==> flow/design.v (excerpt) <==
module error_correction # (
    parameter puf_sig_length     = 256,
    parameter ipid_N             = 16
)
(
    input                                clk,
    input                                rst_n,
    input        [1:0]                   pcm_instruction,
    input        [puf_sig_length-1:0]    pcm_puf_in,
    input                                pcm_puf_in_valid,
    input        [$clog2(ipid_N)-1:0]    pcm_ipid_number,
    output logic [puf_sig_length-1:0]    pcm_puf_out,
    output logic                         pcm_puf_out_valid,
    output logic                         pcm_S_c  
);
clock: 2.15 ns
lec_check: 0
abc_area: 1
cap_margin: 20
core_margin: 2
core_utilization: 72
cts_cluster_diameter: 327
cts_cluster_size: 96
place_density: 0.41
setup_slack_margin: 0.64
slew_margin: 20
run.sh (not shown) runs the stock make flow with config.mk's settings and CLKGATE_MAP_FILE=.
The starting point failed in global routing (GRT-0228).
Rerun with:
==> flow/config.mk (replaced) <==
export PLATFORM = sky130hd
export DESIGN_NAME = error_correction
export DESIGN_NICKNAME = error_correction
export VERILOG_FILES = /design/flow/design.v
export SDC_FILE = /design/flow/constraint.sdc
export NUM_CORES = 4
export LEC_CHECK = 0
export CAP_MARGIN = 20
export CORE_MARGIN = 2
export CORE_UTILIZATION = 40
export PLACE_DENSITY = 0.6
export SLEW_MARGIN = 20
==> flow/constraint.sdc (replaced) <==
create_clock -name core_clock -period 6.53 [get_ports {clk}]
set_input_delay 1.3060 -clock core_clock [delete_from_list [all_inputs] [get_ports {clk}]]
set_output_delay 1.3060 -clock core_clock [all_outputs]
set_load 0.01 [all_outputs]
What happened:
- Now the flow produced a clean layout
- die size goes up by 60%
- synthesized cell count shrinks by 57%
- area after synthesis decreases by 10%
Rerun with:
==> flow/constraint.sdc (replaced) <==
create_clock -name core_clock -period 5.0 [get_ports {clk}]
set_input_delay 1.0000 -clock core_clock [delete_from_list [all_inputs] [get_ports {clk}]]
set_output_delay 1.0000 -clock core_clock [all_outputs]
set_load 0.01 [all_outputs]
Result:
- power increases by 31%
- die size stays the same
- wire length goes up by 1.8%
Rerun with:
--- a/flow/config.mk
+++ b/flow/config.mk
@@ -7,6 +7,13 @@
 export LEC_CHECK = 0
-export CAP_MARGIN = 20
-export CORE_MARGIN = 2
+export ABC_AREA = 1
+export CAP_MARGIN = 25
+export CELL_PAD_IN_SITES_GLOBAL_PLACEMENT = 2
+export CORE_ASPECT_RATIO = 0.53
+export CORE_MARGIN = 4
 export CORE_UTILIZATION = 40
-export PLACE_DENSITY = 0.6
+export CTS_CLUSTER_DIAMETER = 199
+export GPL_TIMING_DRIVEN = 0
+export HOLD_SLACK_MARGIN = -0.07
+export MAX_ROUTING_LAYER = met4
+export MIN_ROUTING_LAYER = met2
 export SLEW_MARGIN = 20
With this change the flow ended with an error in global routing, error GRT-0116; synthesized cell count increases by 130%; die area climbs by 14%; area after synthesis grows by about 12%.
Rerun with:
==> flow/config.mk (replaced) <==
export PLATFORM = sky130hd
export DESIGN_NAME = error_correction
export DESIGN_NICKNAME = error_correction
export VERILOG_FILES = /design/flow/design.v
export SDC_FILE = /design/flow/constraint.sdc
export NUM_CORES = 4
export LEC_CHECK = 0
export CAP_MARGIN = 20
export CORE_MARGIN = 2
export CORE_UTILIZATION = 64
export SLEW_MARGIN = 20
==> flow/constraint.sdc (replaced) <==
create_clock -name core_clock -period 2.15 [get_ports {clk}]
set_input_delay 0.4300 -clock core_clock [delete_from_list [all_inputs] [get_ports {clk}]]
set_output_delay 0.4300 -clock core_clock [all_outputs]
set_load 0.01 [all_outputs]
Outcome: With this change the flow ran to the end with violations: negative setup slack; synthesized area falls by 10%; die size falls by 45%; synthesized cell count falls by 57%.

========
Starting RTL as in the previous note.
clock: 2.2 ns
lec_check: 0
cap_margin: 25
core_margin: 9
core_utilization: 71
cts_cluster_size: 100
gpl_timing_driven: 0
hold_slack_margin: -0.01
min_routing_layer: met1
place_density_lb_addon: 0.27
setup_slack_margin: 0.52
slew_margin: 20
tns_end_percent: 100
The baseline failed in global routing (5_1_grt).
Then changed:
Settings changed: CAP_MARGIN 25 to 20, CORE_MARGIN 9 to 2, CORE_UTILIZATION 71 to 64, CTS_CLUSTER_SIZE 100 to unset, GPL_TIMING_DRIVEN 0 to unset, HOLD_SLACK_MARGIN -0.01 to unset, MIN_ROUTING_LAYER met1 to unset, PLACE_DENSITY_LB_ADDON 0.27 to unset, SETUP_SLACK_MARGIN 0.52 to unset, TNS_END_PERCENT 100 to unset.
Clock period 2.2 ns to 2.21 ns, I/O delays scaled along.
Effect: The new run produced a layout that fails on setup timing; die size rose by a few percent; synthesized area is unchanged; synthesized cell count is unchanged.
Then changed:
Settings changed: CORE_UTILIZATION 64 to 30, PLACE_DENSITY set to 0.6.
Clock period 2.21 ns to 3.88 ns, I/O delays scaled along.
=>
- Now the flow produced a clean layout
- final area fell by a little under a tenth
- sequential share of layout area is higher by 4.1 points
- wire length falls by about a fifth
- core utilization shrinks by 49 points
- synthesized cell count does not change
Then changed:
Settings changed: CORE_UTILIZATION 30 to 70, CTS_CLUSTER_SIZE set to 37.
Clock period 3.88 ns to 2.2 ns, I/O delays scaled along.
What happened: The changed run stopped in clock tree synthesis (4_1_cts) (DPL-0033). Synthesized cell count is unchanged. Synthesized area stays the same. Die size went down by 57%.
Power is estimated from default activity; no workload was simulated.
